== run 1 ==
==> flow/design.v <==
`timescale 1ns / 1ps
module sorting_system(
    input wire clk,              
    input wire rst_n,            
    input wire btn_manual_1,     
    input wire btn_manual_2,     
    input wire sensor_out,
    output wire s0, s1,
    output wire s2, s3,
    output wire led_r, led_g, led_b,
    input wire ir_sensor,        
    output wire servo_pwm_1,     
    output wire servo_pwm_2,     
    output wire led_ir_status    
);
    wire [1:0] detected_color;  
    tcs3200_core_v3 #(
        .SAMPLE_TIME(2500)
    ) color_sensor_inst (
        .clk(clk), .rst_n(rst_n),
        .sensor_out(sensor_out),
        .s0(s0), .s1(s1), .s2(s2), .s3(s3),
        .color_id(detected_color),
        .led_r(led_r), .led_g(led_g), .led_b(led_b)
    );
    reg ir_s1, ir_s2;
    wire ir_edge;
    always @(posedge clk) begin
        if (rst_n) begin
            ir_s1 <= 1'b1;
            ir_s2 <= 1'b1;
        end else begin
            ir_s1 <= ir_sensor;
            ir_s2 <= ir_s1;
        end
    end
    assign ir_edge = (ir_s2 == 1'b1 && ir_s1 == 1'b0);
    assign led_ir_status = ~ir_s2;  
    reg trig_1, trig_2;
    always @(posedge clk) begin
        if (rst_n) begin
            trig_1 <= 0;
            trig_2 <= 0;
        end else begin
            trig_1 <= 0;
            trig_2 <= 0;
            if (ir_edge) begin
                if (detected_color == 2'd1) trig_1 <= 1;
                else if (detected_color == 2'd2) trig_2 <= 1;
            end
        end
    end
    servo_core #(
        .START_DELAY(26250),
        .HOLD_TIME(30000)
    ) servo_1_inst (
        .clk(clk), .rst_n(rst_n),
        .activate(trig_1 | btn_manual_1),
        .pwm_out(servo_pwm_1)
    );
    servo_core #(
        .START_DELAY(50000),
        .HOLD_TIME(30000)
    ) servo_2_inst (
        .clk(clk), .rst_n(rst_n),
        .activate(trig_2 | btn_manual_2),
        .pwm_out(servo_pwm_2)
    );
endmodule
module tcs3200_core_v3(
    input clk, rst_n, sensor_out,
    output wire s0, s1,
    output reg s2, s3,
    output reg [1:0] color_id,
    output reg led_r, led_g, led_b
);
    assign s0 = 1; assign s1 = 1;  
    parameter SAMPLE_TIME = 12500000;  
    localparam RED=0, BLUE=1, GREEN=2;
    reg [1:0] state;
    reg [31:0] timer, counter;
    reg [31:0] r_val, g_val, b_val;
    reg s_in_d, s_in_d2;
    wire s_edge = s_in_d & ~s_in_d2;
    always @(posedge clk) begin
        if (rst_n) begin s_in_d <= 1'b0; s_in_d2 <= 1'b0; end
        else begin s_in_d <= sensor_out; s_in_d2 <= s_in_d; end
    end
    always @(posedge clk) begin
        if (rst_n) begin
            state <= RED; timer <= 0; counter <= 0; s2 <= 0; s3 <= 0;
            r_val <= 0; g_val <= 0; b_val <= 0;
            color_id <= 0; led_r<=0; led_g<=0; led_b<=0;
        end else begin
            if (timer < SAMPLE_TIME) begin
                timer <= timer + 1;
                if (s_edge) counter <= counter + 1;
            end else begin
                timer <= 0; counter <= 0;
                case(state)
                    RED: begin r_val <= counter; state <= BLUE; s2<=0; s3<=1; end
                    BLUE: begin b_val <= counter; state <= GREEN; s2<=1; s3<=1; end
                    GREEN: begin
                        g_val <= counter; state <= RED; s2<=0; s3<=0;
                        if ((r_val + g_val + b_val) > 1000) begin
                            if(r_val > g_val && r_val > b_val) begin
                                color_id <= 1; led_r<=1; led_g<=0; led_b<=0;
                            end else if(g_val > r_val && g_val > b_val) begin
                                color_id <= 2; led_r<=0; led_g<=1; led_b<=0;
                            end else if(b_val > r_val && b_val > g_val) begin
                                color_id <= 3; led_r<=0; led_g<=0; led_b<=1;
                            end
                        end else begin
                             led_r<=0; led_g<=0; led_b<=0;
                        end
                    end
                    default: begin state <= RED; s2<=0; s3<=0; end
                endcase
            end
        end
    end
endmodule
module servo_core #(
    parameter START_DELAY = 0,       
    parameter HOLD_TIME = 125000000  
)(
    input clk, rst_n, activate,
    output reg pwm_out
);
    parameter PWM_TOP = 2500;        
    parameter MIN_PULSE = 62;        
    parameter TARGET_PULSE = 146;    
    parameter STEP = 1;              
    reg [31:0] cnt;
    reg [31:0] duty;
    localparam IDLE=0, WAIT_DELAY=1, MOVE=2, HOLD=3, RETURN=4;
    reg [2:0] state;
    reg [31:0] general_timer;  
    always @(posedge clk) begin
        if (rst_n) begin
            state <= IDLE; duty <= MIN_PULSE; general_timer <= 0;
            cnt <= 0; pwm_out <= 0;
        end else begin
            if (cnt < PWM_TOP) cnt <= cnt + 1; else cnt <= 0;
            pwm_out <= (cnt < duty) ? 1 : 0;
            case(state)
                IDLE: begin
                    duty <= MIN_PULSE;
                    general_timer <= 0;
                    if (activate) begin
                        if (START_DELAY > 0) state <= WAIT_DELAY;
                        else state <= MOVE;
                    end
                end
                WAIT_DELAY: begin
                    if (general_timer < START_DELAY) begin
                        general_timer <= general_timer + 1;
                    end else begin
                        general_timer <= 0;
                        state <= MOVE;
                    end
                end
                MOVE: begin
                    if (duty < TARGET_PULSE) duty <= duty + STEP;
                    else begin
                        duty <= TARGET_PULSE;
                        general_timer <= 0;
                        state <= HOLD;
                    end
                end
                HOLD: begin
                    if (general_timer < HOLD_TIME) general_timer <= general_timer + 1;
                    else state <= RETURN;
                end
                RETURN: begin
                    if (duty > MIN_PULSE) duty <= duty - STEP;
                    else state <= IDLE;
                end
                default: state <= IDLE;
            endcase
        end
    end
endmodule
Settings: LEC_CHECK=0, CAP_MARGIN=5, CELL_PAD_IN_SITES_GLOBAL_PLACEMENT=2, CORE_ASPECT_RATIO=1.27, CORE_MARGIN=2, CORE_UTILIZATION=40, CTS_CLUSTER_SIZE=54, HOLD_SLACK_MARGIN=0.1, MIN_ROUTING_LAYER=met2, SLEW_MARGIN=20; clock period 8.0 ns.
run.sh (not shown) runs the stock make flow with config.mk's settings and CLKGATE_MAP_FILE=.
Status run 1: flow complete, layout not clean - DRC
### run 1 -> run 2
# run 1
export LEC_CHECK = 0
export CAP_MARGIN = 5
export CELL_PAD_IN_SITES_GLOBAL_PLACEMENT = 2
export CORE_ASPECT_RATIO = 1.27
export CORE_MARGIN = 2
export CORE_UTILIZATION = 40
export CTS_CLUSTER_SIZE = 54
export HOLD_SLACK_MARGIN = 0.1
export MIN_ROUTING_LAYER = met2
export SLEW_MARGIN = 20
create_clock -name core_clock -period 8.0 [get_ports {clk}]
# run 2
export LEC_CHECK = 0
export ABC_AREA = 1
export CAP_MARGIN = 40
export CELL_PAD_IN_SITES_GLOBAL_PLACEMENT = 0
export CORE_ASPECT_RATIO = 1.67
export CORE_MARGIN = 2
export CORE_UTILIZATION = 40
export CTS_CLUSTER_SIZE = 54
export GPL_ROUTABILITY_DRIVEN = 0
export GPL_TIMING_DRIVEN = 0
export HOLD_SLACK_MARGIN = -0.08
export MIN_ROUTING_LAYER = met2
export PLACE_DENSITY = 0.75
export SETUP_SLACK_MARGIN = 2.33
export SLEW_MARGIN = 20
create_clock -name core_clock -period 8.0 [get_ports {clk}]
==> comparison <==
Starting density of the core: run 2 vs run 1 up 0.19 points. The data arrival time of the worst path of run 2 falls short of that of run 1 by 0.55 ns. Sort run 2 and run 1 by worst clock skew asc -> top: run 2. Run 2 does better than run 1 on final period demand of the worst path. Run 2 against run 1: combinational power share picked up an extra 7.6 points; final routed wirelength across all metal layers went down by about 1.3%; cell depth of the worst setup path decreased by 7 relative to the old numbers. Run 2 finished end to end and its layout was clean on timing, DRC and antenna.
Here is what was changed in the inputs of run 3 compared with run 2.
# run 2
export LEC_CHECK = 0
export ABC_AREA = 1
export CAP_MARGIN = 40
export CELL_PAD_IN_SITES_GLOBAL_PLACEMENT = 0
export CORE_ASPECT_RATIO = 1.67
export CORE_MARGIN = 2
export CORE_UTILIZATION = 40
export CTS_CLUSTER_SIZE = 54
export GPL_ROUTABILITY_DRIVEN = 0
export GPL_TIMING_DRIVEN = 0
export HOLD_SLACK_MARGIN = -0.08
export MIN_ROUTING_LAYER = met2
export PLACE_DENSITY = 0.75
export SETUP_SLACK_MARGIN = 2.33
export SLEW_MARGIN = 20
create_clock -name core_clock -period 8.0 [get_ports {clk}]
# run 3
export LEC_CHECK = 0
export ABC_AREA = 1
export CAP_MARGIN = 40
export CELL_PAD_IN_SITES_GLOBAL_PLACEMENT = 2
export CORE_ASPECT_RATIO = 1.27
export CORE_MARGIN = 2
export CORE_UTILIZATION = 40
export CTS_CLUSTER_SIZE = 54
export GPL_ROUTABILITY_DRIVEN = 0
export HOLD_SLACK_MARGIN = 0.1
export MIN_ROUTING_LAYER = met2
export PLACE_DENSITY = 0.75
export SLEW_MARGIN = 20
create_clock -name core_clock -period 8.0 [get_ports {clk}]
### Flow results
Depth of the most critical reg-to-reg path sits lower in run 3 than in run 2. Of the two candidates, run 2 has the worse number of DRC violations after detailed-routing iteration 0 and run 3 the better one. In terms of proportion of cell area occupied by registers, run 3 and run 2 differ only marginally.
Changes in run 4 relative to run 3:
# run 3
export LEC_CHECK = 0
export ABC_AREA = 1
export CAP_MARGIN = 40
export CELL_PAD_IN_SITES_GLOBAL_PLACEMENT = 2
export CORE_ASPECT_RATIO = 1.27
export CORE_MARGIN = 2
export CORE_UTILIZATION = 40
export CTS_CLUSTER_SIZE = 54
export GPL_ROUTABILITY_DRIVEN = 0
export HOLD_SLACK_MARGIN = 0.1
export MIN_ROUTING_LAYER = met2
export PLACE_DENSITY = 0.75
export SLEW_MARGIN = 20
create_clock -name core_clock -period 8.0 [get_ports {clk}]
# run 4
export LEC_CHECK = 0
export CAP_MARGIN = 20
export CORE_MARGIN = 2
export CORE_UTILIZATION = 40
export CTS_CLUSTER_DIAMETER = 229
export GPL_TIMING_DRIVEN = 0
export HOLD_SLACK_MARGIN = -0.07
export PLACE_DENSITY_LB_ADDON = 0.12
export SLEW_MARGIN = 20
export TNS_END_PERCENT = 75
create_clock -name core_clock -period 8.0 [get_ports {clk}]
### Flow results
- On final design area excluding fillers, run 3 loses to run 4.
- Summary: with run 3 as the reference, area of the multi-input gates in run 4 moved up by a few percent.
- Sequential share of layout area: run 4 vs run 3 up 0.74 points

// sorting_system: RTL as listed in full above, without the edits since
Settings: LEC_CHECK=0, CAP_MARGIN=20, CORE_MARGIN=2, CORE_UTILIZATION=53, SLEW_MARGIN=20; clock period 4.43 ns.
Rerun with:
--- a/flow/config.mk
+++ b/flow/config.mk
@@ -8,4 +8,6 @@
 export CAP_MARGIN = 20
 export CORE_MARGIN = 2
-export CORE_UTILIZATION = 53
+export CORE_UTILIZATION = 65
+export CTS_CLUSTER_SIZE = 59
+export MAX_ROUTING_LAYER = met4
 export SLEW_MARGIN = 20
==> flow/constraint.sdc (replaced) <==
create_clock -name core_clock -period 6.6 [get_ports {clk}]
set_input_delay 1.3200 -clock core_clock [delete_from_list [all_inputs] [get_ports {clk}]]
set_output_delay 1.3200 -clock core_clock [all_outputs]
set_load 0.01 [all_outputs]
First-iteration DRC count rose by 2.1%.
Routed wire length goes down by 3.2%.
Final cell count drops by about 3%.
Setup slack gains 2.0 ns.
Via count climbs by about 1%.
Sequential share of layout area goes up by 0.39 points.
Critical path depth is unchanged.
Design area goes down by about 1.2%.
Non-clock buffer count fell by 14.
Fmax falls by about 3%.
Rerun with:
--- a/flow/config.mk
+++ b/flow/config.mk
@@ -6,8 +6,9 @@
 export NUM_CORES = 4
 export LEC_CHECK = 0
+export ABC_AREA = 1
 export CAP_MARGIN = 20
 export CORE_MARGIN = 2
-export CORE_UTILIZATION = 65
-export CTS_CLUSTER_SIZE = 59
-export MAX_ROUTING_LAYER = met4
+export CORE_UTILIZATION = 72
+export CTS_CLUSTER_DIAMETER = 249
+export PLACE_DENSITY = 0.4
 export SLEW_MARGIN = 20
==> flow/constraint.sdc (replaced) <==
create_clock -name core_clock -period 5.26 [get_ports {clk}]
set_input_delay 1.0520 -clock core_clock [delete_from_list [all_inputs] [get_ports {clk}]]
set_output_delay 1.0520 -clock core_clock [all_outputs]
set_load 0.01 [all_outputs]
The changed run finished clean.
Synthesized cell count went up by about a fifth.
Synthesized area went up by a few percent.
Routed wire length went up by a little under a tenth.
Utilization went up by 8.3 points.
Global-route usage went up by 4.0 points.
Final area went up by a few percent.
Via count went up by roughly a tenth.
Worst hold slack got worse by 0.0091 ns.
Clock skew went down by 0.0060 ns.
Rerun with:
--- a/flow/config.mk
+++ b/flow/config.mk
@@ -6,9 +6,6 @@
 export NUM_CORES = 4
 export LEC_CHECK = 0
-export ABC_AREA = 1
 export CAP_MARGIN = 20
 export CORE_MARGIN = 2
-export CORE_UTILIZATION = 72
-export CTS_CLUSTER_DIAMETER = 249
-export PLACE_DENSITY = 0.4
+export CORE_UTILIZATION = 40
 export SLEW_MARGIN = 20
==> flow/constraint.sdc (replaced) <==
create_clock -name core_clock -period 3.22 [get_ports {clk}]
set_input_delay 0.6440 -clock core_clock [delete_from_list [all_inputs] [get_ports {clk}]]
set_output_delay 0.6440 -clock core_clock [all_outputs]
set_load 0.01 [all_outputs]
Now the flow completed and failed the layout checks on negative setup slack; fmax drops by 19%; clock power came out higher by 82%; sequential cell count stays the same; cell count rose by 3.8%; combinational power went down by 46%; worst setup slack got worse by 2.8 ns; critical path depth is lower by 8.
Rerun with:
--- a/flow/config.mk
+++ b/flow/config.mk
@@ -8,4 +8,4 @@
 export CAP_MARGIN = 20
 export CORE_MARGIN = 2
-export CORE_UTILIZATION = 40
+export CORE_UTILIZATION = 71
 export SLEW_MARGIN = 20
==> flow/constraint.sdc (replaced) <==
create_clock -name core_clock -period 4.33 [get_ports {clk}]
set_input_delay 0.8660 -clock core_clock [delete_from_list [all_inputs] [get_ports {clk}]]
set_output_delay 0.8660 -clock core_clock [all_outputs]
set_load 0.01 [all_outputs]
Result: This time the run finished clean. Via count falls by 2.7%. Total power falls by 30%. Global-route usage rises by 13 points. Maximum frequency rises by 1.2%.
Rerun with:
--- a/flow/config.mk
+++ b/flow/config.mk
@@ -6,6 +6,9 @@
 export NUM_CORES = 4
 export LEC_CHECK = 0
+export ABC_AREA = 1
 export CAP_MARGIN = 20
 export CORE_MARGIN = 2
-export CORE_UTILIZATION = 71
+export CORE_UTILIZATION = 72
+export CTS_CLUSTER_SIZE = 97
 export SLEW_MARGIN = 20
+export TNS_END_PERCENT = 5
==> flow/constraint.sdc (replaced) <==
create_clock -name core_clock -period 2.46 [get_ports {clk}]
set_input_delay 0.4920 -clock core_clock [delete_from_list [all_inputs] [get_ports {clk}]]
set_output_delay 0.4920 -clock core_clock [all_outputs]
set_load 0.01 [all_outputs]
=>
- The new run completed and failed the layout checks on negative setup slack
- synthesized cell count climbs by about a fifth
- routed wire length climbs by about a fifth
- worst setup slack got worse by 0.86 ns
- total power grows by well over a third
- design area is higher by roughly a tenth
- global-route usage increases by 5.4 points
- sequential power came out higher by well over a third
- maximum frequency goes up by a quarter to a third
- via count came out higher by about a fifth
- die area went up slightly

## build 44
RTL: the design.v shown in full above, as it stands there.
clock: 4.06 ns
lec_check: 0
cap_margin: 20
core_margin: 2
core_utilization: 72
slew_margin: 20
Although it ran to completion, build 44 produced a layout that fails the final checks because of negative setup slack.
Edits applied to the flow inputs when going from build 44 to build 2:
- HOLD_SLACK_MARGIN newly set to 0.29
- CTS_CLUSTER_DIAMETER newly set to 102
- ABC_AREA newly set to 1
- the clock period (ns, I/O delays scaled along) changed from 4.06 to 2.65
What the final checks of build 2 revealed, after a flow that finished every stage, was a layout that fails on negative setup slack. Compared with build 44, in build 2 floorplan-stage core utilization decreased 0.18 points; power share of the clock group lower; cell count rose 589; power in sequential cells increased by 56% relative to the old numbers. Comparing build 2 and build 44, routed length per placed instance is lower on build 2.
Modified inputs, build 76 compared to build 2
- CORE_UTILIZATION: 72 -> 40
- CTS_CLUSTER_DIAMETER: 102 -> unset
- ABC_AREA: 1 -> unset
- HOLD_SLACK_MARGIN: 0.29 -> unset
- the clock period (ns, I/O delays scaled along): 2.65 -> 8.0
Results
Build 76 | stages: all done | timing, DRC, antenna: all pass. The number of search-and-repair iterations in the first detailed-routing pass of build 76 falls short of that of build 2 by 2. Compared with build 2, in build 76 post-synthesis chip area from yosys went down about 2.7%, fraction of the mapped netlist area in simple logic gates went down by 2.8 points, non-filler instance count after layout went down by 349, area of the die moved up, final instance area went down about 8%. Peak ir drop on the vdd network (build 2 / build 76): 3.2. Final critical delay including setup and external delays ends up lower on build 2.
Inputs modified between build 76 and build 82:
- an added CELL_PAD_IN_SITES_GLOBAL_PLACEMENT of 3
- an added MIN_ROUTING_LAYER of met2
- an added MAX_ROUTING_LAYER of met5
- a change of CORE_UTILIZATION from 40 to 16
- an added CORE_ASPECT_RATIO of 1.71
- an added PLACE_DENSITY_LB_ADDON of 0.12
- a change of SLEW_MARGIN from 20 to 40
- a change of CAP_MARGIN from 20 to 15
- an added GPL_TIMING_DRIVEN of 1
- an added CTS_CLUSTER_DIAMETER of 229
- an added HOLD_SLACK_MARGIN of -0.07
- an added TNS_END_PERCENT of 75
==> comparison <==
Across both runs, data arrival time at the worst-slack endpoint was higher for build 82 than for build 76. Looking at the reports, build 82 completed the entire flow and the layout it produced met the timing, DRC and antenna checks. Taking build 76 as the reference, in build 82 power in the clock group now larger; overall power consumption now larger; routed wire length now larger.
Power and IR drop assume default switching activity.
